Design axi_to_apb_bridge, start of the top module:
module axi_to_apb_bridge (
    input  logic        clk,
    input  logic        rst_n,
    input  logic [31:0] awaddr,
    input  logic        awvalid,
    output logic        awready,
    input  logic [31:0] wdata,
    input  logic        wvalid,
    output logic        wready,
    output logic        bvalid,
    input  logic        bready,
    output logic        PSEL,
    output logic        PENABLE,
    output logic        PWRITE,
    output logic [31:0] PADDR,
    output logic [31:0] PWDATA
);
Settings: LEC_CHECK=0, ABC_AREA=1, CAP_MARGIN=0, CORE_MARGIN=2, CORE_UTILIZATION=72, CTS_CLUSTER_DIAMETER=323, CTS_CLUSTER_SIZE=72, PLACE_DENSITY_LB_ADDON=0.01, SETUP_SLACK_MARGIN=0.27, SLEW_MARGIN=20; clock period 0.917 ns.
run.sh (not shown) runs the stock make flow with config.mk's settings and CLKGATE_MAP_FILE=.
The baseline died in global placement.
Edit:
ABC_AREA = unset   (was 1)
CAP_MARGIN = 20   (was 0)
CORE_UTILIZATION = 66   (was 72)
CTS_CLUSTER_DIAMETER = unset   (was 323)
CTS_CLUSTER_SIZE = 68   (was 72)
PLACE_DENSITY_LB_ADDON = unset   (was 0.01)
SETUP_SLACK_MARGIN = unset   (was 0.27)
clock period = 2.03 ns   (was 0.917 ns; I/O delays follow)
Result:
- The changed run completed, yet does not pass: negative setup slack
- synthesized area falls by 5.7%
- synthesized cell count fell by 37%
- die area goes up by 2.8%
Edit:
CORE_UTILIZATION = 67   (was 66)
CTS_CLUSTER_SIZE = 37   (was 68)
clock period = 1.81 ns   (was 2.03 ns; I/O delays follow)
Outcome: This time the run failed in clock tree synthesis, error DPL-0038; area after synthesis does not change; synthesized cell count is unchanged; die area drops slightly.
Edit:
CORE_UTILIZATION = 66   (was 67)
SETUP_SLACK_MARGIN = -0.16   (was unset)
After rerunning:
- The changed run aborted during global routing
- synthesized area is unchanged
- die area rises slightly
- synthesized cell count is unchanged

---

axi_to_apb_bridge again, from the RTL that the note above started with.
clock: 1.94 ns
lec_check: 0
abc_area: 1
cap_margin: 30
core_margin: 2
core_utilization: 69
cts_cluster_diameter: 46
cts_cluster_size: 49
gpl_routability_driven: 1
hold_slack_margin: 0.05
max_routing_layer: met4
min_routing_layer: met1
place_density_lb_addon: 0.3
slew_margin: 10
The starting point produced a layout that fails on negative setup slack.
Then changed:
==> flow/config.mk (replaced) <==
export PLATFORM = sky130hd
export DESIGN_NAME = axi_to_apb_bridge
export DESIGN_NICKNAME = axi_to_apb_bridge
export VERILOG_FILES = /design/flow/design.v
export SDC_FILE = /design/flow/constraint.sdc
export NUM_CORES = 4
export LEC_CHECK = 0
export CAP_MARGIN = 20
export CORE_MARGIN = 2
export CORE_UTILIZATION = 40
export SLEW_MARGIN = 20
==> flow/constraint.sdc (replaced) <==
create_clock -name core_clock -period 5.0 [get_ports {clk}]
set_input_delay 1.0000 -clock core_clock [delete_from_list [all_inputs] [get_ports {clk}]]
set_output_delay 1.0000 -clock core_clock [all_outputs]
set_load 0.01 [all_outputs]
The new run completed without violations.
Cell count came out lower by a quarter to a third.
Area after synthesis came out lower by a few percent.
Critical path depth came out higher by 5.
Cell area came out lower by a few percent.
Global-route usage came out lower by 31 points.
Clock-buffer cell count came out lower by 5.
Utilization came out lower by 38 points.
Then changed:
--- a/flow/config.mk
+++ b/flow/config.mk
@@ -8 +8,3 @@
-export CAP_MARGIN = 20
+export CAP_MARGIN = 0
+export CELL_PAD_IN_SITES_GLOBAL_PLACEMENT = 2
+export CORE_ASPECT_RATIO = 0.5
@@ -10 +12,6 @@
-export CORE_UTILIZATION = 40
+export CORE_UTILIZATION = 49
+export CTS_CLUSTER_DIAMETER = 288
+export CTS_CLUSTER_SIZE = 99
+export HOLD_SLACK_MARGIN = -0.1
+export PLACE_DENSITY = 0.87
+export SETUP_SLACK_MARGIN = 1.13
@@ -11,0 +19 @@
+export TNS_END_PERCENT = 15
What happened: Flip-flop count is unchanged; sequential power is about the same; final area hardly moves; synthesized cell count is unchanged; area after synthesis does not change.

---

== wip/maple ==
axi_to_apb_bridge again, from the RTL that the note above started with.
Design axi_to_apb_bridge, start of the top module:
module axi_to_apb_bridge (
    input  logic        clk,
    input  logic        rst_n,
    input  logic [31:0] awaddr,
    input  logic        awvalid,
    output logic        awready,
    input  logic [31:0] wdata,
    input  logic        wvalid,
    output logic        wready,
    output logic        bvalid,
    input  logic        bready,
    output logic        PSEL,
    output logic        PENABLE,
    output logic        PWRITE,
    output logic [31:0] PADDR,
    output logic [31:0] PWDATA
);
    typedef enum logic [2:0] {IDLE, SETUP, ACCESS, WAIT_DONE} state_t;
    state_t state;
    logic [31:0] addr_reg;
    int burst_cnt;
    localparam int burst_len = 4;
    always_ff @(posedge clk or negedge rst_n) begin
        if (!rst_n) begin
            state     <= IDLE;
            awready   <= 0;
            wready    <= 0;
            bvalid    <= 0;
            PSEL      <= 0;
            PENABLE   <= 0;
            PWRITE    <= 0;
            PADDR     <= 0;
  ...
clock: 2.4 ns
lec_check: 0
abc_area: 1
cap_margin: 5
core_margin: 2
core_utilization: 69
cts_cluster_size: 49
gpl_routability_driven: 0
max_routing_layer: met5
min_routing_layer: met1
place_density_lb_addon: 0.28
slew_margin: 10
Setup changes, wip/maple to wip/delta
==> flow/config.mk <==
export PLATFORM = sky130hd
export DESIGN_NAME = axi_to_apb_bridge
export DESIGN_NICKNAME = axi_to_apb_bridge
export VERILOG_FILES = /design/flow/design.v
export SDC_FILE = /design/flow/constraint.sdc
export NUM_CORES = 4
export LEC_CHECK = 0
export CAP_MARGIN = 30
export CORE_MARGIN = 2
export CORE_UTILIZATION = 70
export CTS_CLUSTER_DIAMETER = 344
export CTS_CLUSTER_SIZE = 15
export GPL_ROUTABILITY_DRIVEN = 0
export MAX_ROUTING_LAYER = met5
export MIN_ROUTING_LAYER = met1
export SLEW_MARGIN = 10
==> flow/constraint.sdc <==
create_clock -name core_clock -period 4.98 [get_ports {clk}]
set_input_delay 0.9960 -clock core_clock [delete_from_list [all_inputs] [get_ports {clk}]]
set_output_delay 0.9960 -clock core_clock [all_outputs]
set_load 0.01 [all_outputs]
==> results <==
[compare] base=wip/maple new=wip/delta: area occupied by multi-input gates -3.9%; area after synthesis went down 5.7%; combinational cell fraction of total power moved up; switching power total -about 50%.
Number of global-route vias before repair sits lower in wip/delta than in wip/maple.
When wip/delta is measured against wip/maple, its synthesized area per cell turns out about 50% higher.
Against wip/maple, wip/delta comes in about 4% lower on non-clock buffer count.
Final instance area ends up higher on wip/maple.
Modified inputs, wip/yarrow compared to wip/delta
==> flow/config.mk <==
export PLATFORM = sky130hd
export DESIGN_NAME = axi_to_apb_bridge
export DESIGN_NICKNAME = axi_to_apb_bridge
export VERILOG_FILES = /design/flow/design.v
export SDC_FILE = /design/flow/constraint.sdc
export NUM_CORES = 4
export LEC_CHECK = 0
export CAP_MARGIN = 0
export CORE_ASPECT_RATIO = 0.5
export CORE_MARGIN = 2
export CORE_UTILIZATION = 61
export CTS_CLUSTER_DIAMETER = 305
export CTS_CLUSTER_SIZE = 99
export GPL_ROUTABILITY_DRIVEN = 0
export MAX_ROUTING_LAYER = met5
export MIN_ROUTING_LAYER = met1
export SETUP_SLACK_MARGIN = 1.02
export SLEW_MARGIN = 40
==> flow/constraint.sdc <==
create_clock -name core_clock -period 4.02 [get_ports {clk}]
set_input_delay 0.8040 -clock core_clock [delete_from_list [all_inputs] [get_ports {clk}]]
set_output_delay 0.8040 -clock core_clock [all_outputs]
set_load 0.01 [all_outputs]
## What came out
wip/yarrow finished end to end and its layout was clean on timing, DRC and antenna.
Measured against each other, wip/delta and wip/yarrow differ in combinational gate power, the higher figure coming from wip/yarrow.
[wip/yarrow vs wip/delta] combinational group share of total power: lower in wip/yarrow
As far as cell count listed in synth_stat.txt goes, wip/delta and wip/yarrow are indistinguishable; the numbers are identical.
Looking at final setup skew across both flows, wip/yarrow is the stronger of the two, with wip/delta trailing.
On share of the final layout cell area in sequential cells, wip/delta and wip/yarrow are basically level.
Looking at final cell count, wip/yarrow sits 1.4% above wip/delta.
Min number of tapcells across wip/delta and wip/yarrow: wip/delta
As far as post-CTS clock slew at the launch and capture registers of the worst setup and hold paths is concerned, wip/delta and wip/yarrow perform about the same.
| die extent in x | wip/yarrow vs wip/delta | 49% higher |
In terms of cell area, wip/yarrow and wip/delta differ only marginally.
The run showing the greater power after layout is wip/yarrow.
What wip/garnet does differently from wip/yarrow at the input level:
==> flow/config.mk <==
export PLATFORM = sky130hd
export DESIGN_NAME = axi_to_apb_bridge
export DESIGN_NICKNAME = axi_to_apb_bridge
export VERILOG_FILES = /design/flow/design.v
export SDC_FILE = /design/flow/constraint.sdc
export NUM_CORES = 4
export LEC_CHECK = 0
export CAP_MARGIN = 20
export CORE_MARGIN = 2
export CORE_UTILIZATION = 32
export SLEW_MARGIN = 20
==> flow/constraint.sdc <==
create_clock -name core_clock -period 7.07 [get_ports {clk}]
set_input_delay 1.4140 -clock core_clock [delete_from_list [all_inputs] [get_ports {clk}]]
set_output_delay 1.4140 -clock core_clock [all_outputs]
set_load 0.01 [all_outputs]
### Flow results
wip/garnet went all the way through the flow, and no timing, DRC or antenna check failed.
Going from wip/yarrow to wip/garnet, number of non-clock buffers shrank slightly.
wip/yarrow was smaller in final cell area than wip/garnet.
As of wip/garnet, placement-stage cell area had risen slightly compared to wip/yarrow.
Hold slack for wip/garnet is higher than for wip/yarrow.
Core occupancy in the finished layout: wip/garnet vs wip/yarrow down 38 points
In the reports for wip/yarrow and wip/garnet, the smaller routed wire length belongs to wip/yarrow.
Changes observed in wip/garnet relative to wip/yarrow: total power fell about 44%; largest voltage drop on the vdd net fell about 60%.
Changes in wip/umber relative to wip/garnet:
-- flow/config.mk --
<<< wip/garnet, line 8
export CAP_MARGIN = 20
export CORE_MARGIN = 2
export CORE_UTILIZATION = 32
export SLEW_MARGIN = 20
>>> wip/umber, line 8
export CAP_MARGIN = 20
export CORE_MARGIN = 2
export CORE_UTILIZATION = 60
export SLEW_MARGIN = 20
==> flow/constraint.sdc <==
create_clock -name core_clock -period 2.18 [get_ports {clk}]
set_input_delay 0.4360 -clock core_clock [delete_from_list [all_inputs] [get_ports {clk}]]
set_output_delay 0.4360 -clock core_clock [all_outputs]
set_load 0.01 [all_outputs]
--- outcome ---
Taking wip/garnet as the reference point, the wire length of wip/umber rises by 2200 um. Compared with wip/garnet, wip/umber shows via count that has gone up by a little under 10%. wip/umber: proportion of power drawn by the clock network 1.4 points above wip/garnet. Area growth from synthesis to final layout delta for wip/umber relative to wip/garnet: 3.3 points higher. The wire length per cell after detailed routing number comes out lower for wip/garnet vs wip/umber. Core utilization: wip/umber higher than wip/garnet. Diff wip/garnet -> wip/umber: cell internal power dissipation went up 6000 uW; final area went up by 2.5%. First-iteration DRC count for wip/umber: 69% up relative to wip/garnet. Global-route wire length before repair in wip/umber vs wip/garnet: up 12%.
Modified inputs, wip/sierra compared to wip/umber
-- flow/config.mk --
<<< wip/umber, line 8
export CAP_MARGIN = 20
export CORE_MARGIN = 2
export CORE_UTILIZATION = 60
export SLEW_MARGIN = 20
>>> wip/sierra, line 8
export CAP_MARGIN = 20
export CORE_MARGIN = 2
export CORE_UTILIZATION = 40
export HOLD_SLACK_MARGIN = -0.04
export SETUP_SLACK_MARGIN = 1.08
export SLEW_MARGIN = 20
==> flow/constraint.sdc <==
create_clock -name core_clock -period 5.0 [get_ports {clk}]
set_input_delay 1.0000 -clock core_clock [delete_from_list [all_inputs] [get_ports {clk}]]
set_output_delay 1.0000 -clock core_clock [all_outputs]
set_load 0.01 [all_outputs]
Notes after the runs:
Compared with wip/umber, wip/sierra shows a lower design internal power.
wip/umber has a higher share of total power in combinational logic than wip/sierra.
wip/sierra — worst setup slack for register-to-register paths 2330 ps higher, wip/umber as reference
wip/sierra ended with more share of cell area taken by multi-input logic gates than wip/umber.
Compared with wip/umber, wip/sierra instantiates a larger number of cells.
Between wip/umber and wip/sierra, fraction of standard cell area that is sequential increased.
Of the two values seen for worst setup path startpoint, awvalid was produced by wip/sierra and addr_reg[17] by wip/umber.
No activity file was given, so power comes from the tool's default toggle rates.
